==> flow/design.v (excerpt) <==
module fir(
	input			clk_100k,
	input			rst_n,
	input 	signed [8:0]	samp_in,
	output 	signed [8:0]	fir_out	
);
==> flow/config.mk <==
export PLATFORM = sky130hd
export DESIGN_NAME = fir
export DESIGN_NICKNAME = fir
export VERILOG_FILES = /design/flow/design.v
export SDC_FILE = /design/flow/constraint.sdc
export NUM_CORES = 4
export LEC_CHECK = 0
export CAP_MARGIN = 20
export CELL_PAD_IN_SITES_GLOBAL_PLACEMENT = 1
export CORE_ASPECT_RATIO = 0.5
export CORE_MARGIN = 2
export CORE_UTILIZATION = 68
export CTS_CLUSTER_DIAMETER = 272
export CTS_CLUSTER_SIZE = 99
export GPL_ROUTABILITY_DRIVEN = 0
export MIN_ROUTING_LAYER = met1
export SLEW_MARGIN = 20
==> flow/constraint.sdc <==
create_clock -name core_clock -period 19.7 [get_ports {clk_100k}]
set_input_delay 3.9400 -clock core_clock [delete_from_list [all_inputs] [get_ports {clk_100k}]]
set_output_delay 3.9400 -clock core_clock [all_outputs]
set_load 0.01 [all_outputs]
run.sh (not shown) runs the stock make flow with config.mk's settings and CLKGATE_MAP_FILE=.
Next try:
CELL_PAD_IN_SITES_GLOBAL_PLACEMENT = not set   (was 1)
CORE_ASPECT_RATIO = not set   (was 0.5)
CORE_UTILIZATION = 40   (was 68)
CTS_CLUSTER_DIAMETER = not set   (was 272)
CTS_CLUSTER_SIZE = not set   (was 99)
GPL_ROUTABILITY_DRIVEN = not set   (was 0)
MIN_ROUTING_LAYER = not set   (was met1)
clock period = 16.0 ns   (was 19.7 ns; I/O delays follow)
What happened: Worst setup slack gets worse by 1800 ps; synthesized area does not change; via count is lower by a few percent; wire length is lower by a few percent; worst hold slack gets worse by 60 ps; non-clock buffer count is higher by 81; utilization is lower by 28 points; die size is higher by well over a third; sequential cell count stays the same; clock skew barely changes.
Next try:
CAP_MARGIN = 35   (was 20)
CORE_MARGIN = 5   (was 2)
CORE_UTILIZATION = 62   (was 40)
CTS_CLUSTER_DIAMETER = 248   (was not set)
CTS_CLUSTER_SIZE = 99   (was not set)
PLACE_DENSITY = 0.6   (was not set)
SETUP_SLACK_MARGIN = 0.42   (was not set)
Outcome:
- via count goes up by 0.70%
- worst setup slack gets better by 150 ps
- synthesized area stays the same
Next try:
CAP_MARGIN = 20   (was 35)
CORE_MARGIN = 2   (was 5)
CORE_UTILIZATION = 43   (was 62)
CTS_CLUSTER_DIAMETER = not set   (was 248)
CTS_CLUSTER_SIZE = not set   (was 99)
PLACE_DENSITY = not set   (was 0.6)
SETUP_SLACK_MARGIN = not set   (was 0.42)
clock period = 15.8 ns   (was 16.0 ns; I/O delays follow)
=>
- The changed run produced a clean layout
- hold slack is worse by 14 ps
- flip-flop count is unchanged
- clock-buffer cell count rises by 2
- via count barely changes
- worst setup slack degrades by 190 ps
- non-clock buffer count is lower by 4
- cell count went up by 7.8%
- register-to-register slack gets worse by 240 ps
- synthesized cell count stays the same

* * *

exp/zinc:
The RTL this note starts from:
==> flow/design.v <==
`timescale 1ns/1ps
module fir(
	input			clk_100k,
	input			rst_n,
	input 	signed [8:0]	samp_in,
	output 	signed [8:0]	fir_out	
);
wire	signed [15:0]	b[0:20];
reg	signed [8:0]	samp[0:20]; 
wire signed [24:0]	mult[0:20];
wire signed [33:0]	sum;
assign b[0] = 16'h0312;
assign b[1] = 16'h03F8;
assign b[2] = 16'h0694;
assign b[3] = 16'h0AAD;
assign b[4] = 16'h0FE6;
assign b[5] = 16'h15BC;
assign b[6] = 16'h1B9F;
assign b[7] = 16'h20F9;
assign b[8] = 16'h2539;
assign b[9] = 16'h27F6;
assign b[10] = 16'h28E9;
assign b[11] = 16'h27F6;
assign b[12] = 16'h2539;
assign b[13] = 16'h20F9;
assign b[14] = 16'h1B9F;
assign b[15] = 16'h15BC;
assign b[16] = 16'h0FE6;
assign b[17] = 16'h0AAD;
assign b[18] = 16'h0694;
assign b[19] = 16'h03F8;
assign b[20] = 16'h0312;
integer i;
always @(posedge clk_100k or negedge rst_n) begin
	if(!rst_n) begin
		for(i=20;i>=0;i=i-1)begin
			samp[i] <= 0;
		end
	end
	else begin  
		for(i=20;i>0;i=i-1)begin
			samp[i] <= samp[i-1];
		end
		samp[0] <= samp_in;
	end
end
genvar j;
for(j=0;j<=20;j=j+1)begin
	assign mult[j] = $signed(samp[j])*$signed(b[j]);
end
assign sum = mult[0]+mult[1]+mult[2]+mult[3]+mult[4]+mult[5]+mult[6]+mult[7]+mult[8]+mult[9]+mult[10]+mult[11]+mult[12]+mult[13]+mult[14]+mult[15]+mult[16]+mult[17]+mult[18]+mult[19]+mult[20];
assign fir_out = sum[24:16];
endmodule
==> flow/config.mk <==
export PLATFORM = sky130hd
export DESIGN_NAME = fir
export DESIGN_NICKNAME = fir
export VERILOG_FILES = /design/flow/design.v
export SDC_FILE = /design/flow/constraint.sdc
export NUM_CORES = 4
export LEC_CHECK = 0
export ABC_AREA = 1
export CAP_MARGIN = 20
export CELL_PAD_IN_SITES_GLOBAL_PLACEMENT = 0
export CORE_ASPECT_RATIO = 1.47
export CORE_MARGIN = 2
export CORE_UTILIZATION = 70
export CTS_CLUSTER_SIZE = 43
export GPL_ROUTABILITY_DRIVEN = 1
export MIN_ROUTING_LAYER = met1
export PLACE_DENSITY_LB_ADDON = 0.21
export SETUP_SLACK_MARGIN = 3.86
export SLEW_MARGIN = 20
==> flow/constraint.sdc <==
create_clock -name core_clock -period 15.5 [get_ports {clk_100k}]
set_input_delay 3.1000 -clock core_clock [delete_from_list [all_inputs] [get_ports {clk_100k}]]
set_output_delay 3.1000 -clock core_clock [all_outputs]
set_load 0.01 [all_outputs]
[inputs] exp/fjord vs exp/zinc
- MAX_ROUTING_LAYER newly set to met4
- CTS_CLUSTER_DIAMETER newly set to 217
- CTS_CLUSTER_SIZE changed from 43 to 13
- SETUP_SLACK_MARGIN removed (was 3.86)
- CORE_ASPECT_RATIO changed from 1.47 to 0.84
- CELL_PAD_IN_SITES_GLOBAL_PLACEMENT changed from 0 to 1
- CORE_UTILIZATION changed from 70 to 72
- the clock period (ns, I/O delays scaled along) changed from 15.5 to 12.7
==> results <==
Looking across exp/zinc and exp/fjord, the single run that reached the end with no open violations was exp/zinc.
Compared with exp/zinc, width of the chip in exp/fjord increased by more than a quarter.
exp/fjord vs exp/zinc: via count of the first global-routing pass up by a little under 10%
Met2 routed wirelength in exp/fjord vs exp/zinc: down 3.1%
Lower global-route usage goes to exp/zinc over exp/fjord.
exp/fjord vs exp/zinc on first-pass GRT wire length: exp/fjord is the higher one.
--- input diff exp/fjord..exp/xenon ---
- CORE_ASPECT_RATIO no longer set, was 0.84
- CTS_CLUSTER_SIZE now 72, was 13
- SETUP_SLACK_MARGIN now 0.74, previously not set
- PLACE_DENSITY_LB_ADDON now 0.01, was 0.21
- MIN_ROUTING_LAYER no longer set, was met1
- GPL_ROUTABILITY_DRIVEN no longer set, was 1
- CELL_PAD_IN_SITES_GLOBAL_PLACEMENT no longer set, was 1
- CTS_CLUSTER_DIAMETER no longer set, was 217
- the clock period (ns, I/O delays scaled along) now 4.5, was 12.7
## What came out
- Compared with exp/fjord, exp/xenon shows DRC violation total after the first TritonRoute iteration that has gone up by more than half.
- exp/xenon -> stages 100% | layout checks FAIL | setup timing
- Number of standard cells in the final layout excluding fillers (exp/xenon vs. exp/fjord) increases by a few percent
- Note that the routed wire length per instance recorded for exp/xenon amounts to 1.2 times the value seen in exp/fjord.
- Diff exp/fjord -> exp/xenon: headroom to the max-slew limit higher; wire length higher; logic depth of the worst path, buffers included lower.
- exp/fjord → exp/xenon: number of remaining DRC errors flat, met1 track demand over resource up 2.7 points, post-route standard cell area excluding fillers up 2.7%.
Relative to exp/xenon, the following input files were edited for exp/willow:
- PLACE_DENSITY_LB_ADDON: 0.01 -> unset
- SETUP_SLACK_MARGIN: 0.74 -> -0.89
- ABC_AREA: 1 -> unset
- CAP_MARGIN: 20 -> 15
- MAX_ROUTING_LAYER: met4 -> unset
- CTS_CLUSTER_SIZE: 72 -> unset
- the clock period (ns, I/O delays scaled along): 4.5 -> 13.4
Although exp/willow finished all stages, its layout failed final checks on setup timing. Per the comparison of exp/willow with exp/xenon, via count of the first global-routing pass -about 14%; final hold slack went up; multi-input gate count lower; relative area change from synthesis to final layout has decreased. Looking only at wire length of the first global-routing pass, and setting everything else aside, the higher value of exp/willow and exp/xenon goes to exp/xenon.
[inputs] exp/cedar vs exp/willow
- clearing SETUP_SLACK_MARGIN, which used to be -0.89
- putting PLACE_DENSITY at 0.4 where nothing was set
- putting CTS_CLUSTER_SIZE at 98 where nothing was set
- putting CTS_CLUSTER_DIAMETER at 376 where nothing was set
- swapping 13.4 for 18.0 in the clock period (ns, I/O delays scaled along)
exp/cedar has completed all stages; timing, DRC and antenna checks passed. Worst max-slew margin expressed relative to the limit delta (exp/cedar − exp/willow): favourable. Cmp exp/willow and exp/cedar / number of global-route vias before repair / higher: exp/willow. Against exp/willow, wire length reported by the detailed router in exp/cedar fell by more than 10%. | sequential fraction of total cell area | exp/cedar vs exp/willow | 0.87 points higher |. exp/cedar vs exp/willow: biggest cell delay along the critical path up in exp/cedar. Number of vias after detailed routing is lower on exp/cedar. Going from exp/willow to exp/cedar, finished layout cell area dropped about 10%.
Setup changes, exp/cedar to exp/raven
- CAP_MARGIN now 20, was 15
- CORE_UTILIZATION now 40, was 72
- CTS_CLUSTER_DIAMETER no longer set, was 376
- CTS_CLUSTER_SIZE no longer set, was 98
- PLACE_DENSITY no longer set, was 0.4
- the clock period (ns, I/O delays scaled along) now 15.8, was 18.0
--- outcome ---
- Final-layout clock-cell area share: exp/raven vs exp/cedar — no meaningful difference
- Largest fanout of any net on the critical path, exp/cedar and exp/raven, lower one = exp/raven.
- Sort exp/cedar and exp/raven by ratio of final minimum period to clock period, descending, and exp/raven comes first.
- Diff exp/cedar -> exp/raven: die area up about 80%; met1 wire length went up 9.6%; hold slack climbed 0.0051 ns.
- Going from exp/cedar to exp/raven, wire length after detailed routing grows by 2.4%.
- The summed area of non-filler cells in the final layout reported for exp/raven is greater than that of exp/cedar by about 5%.
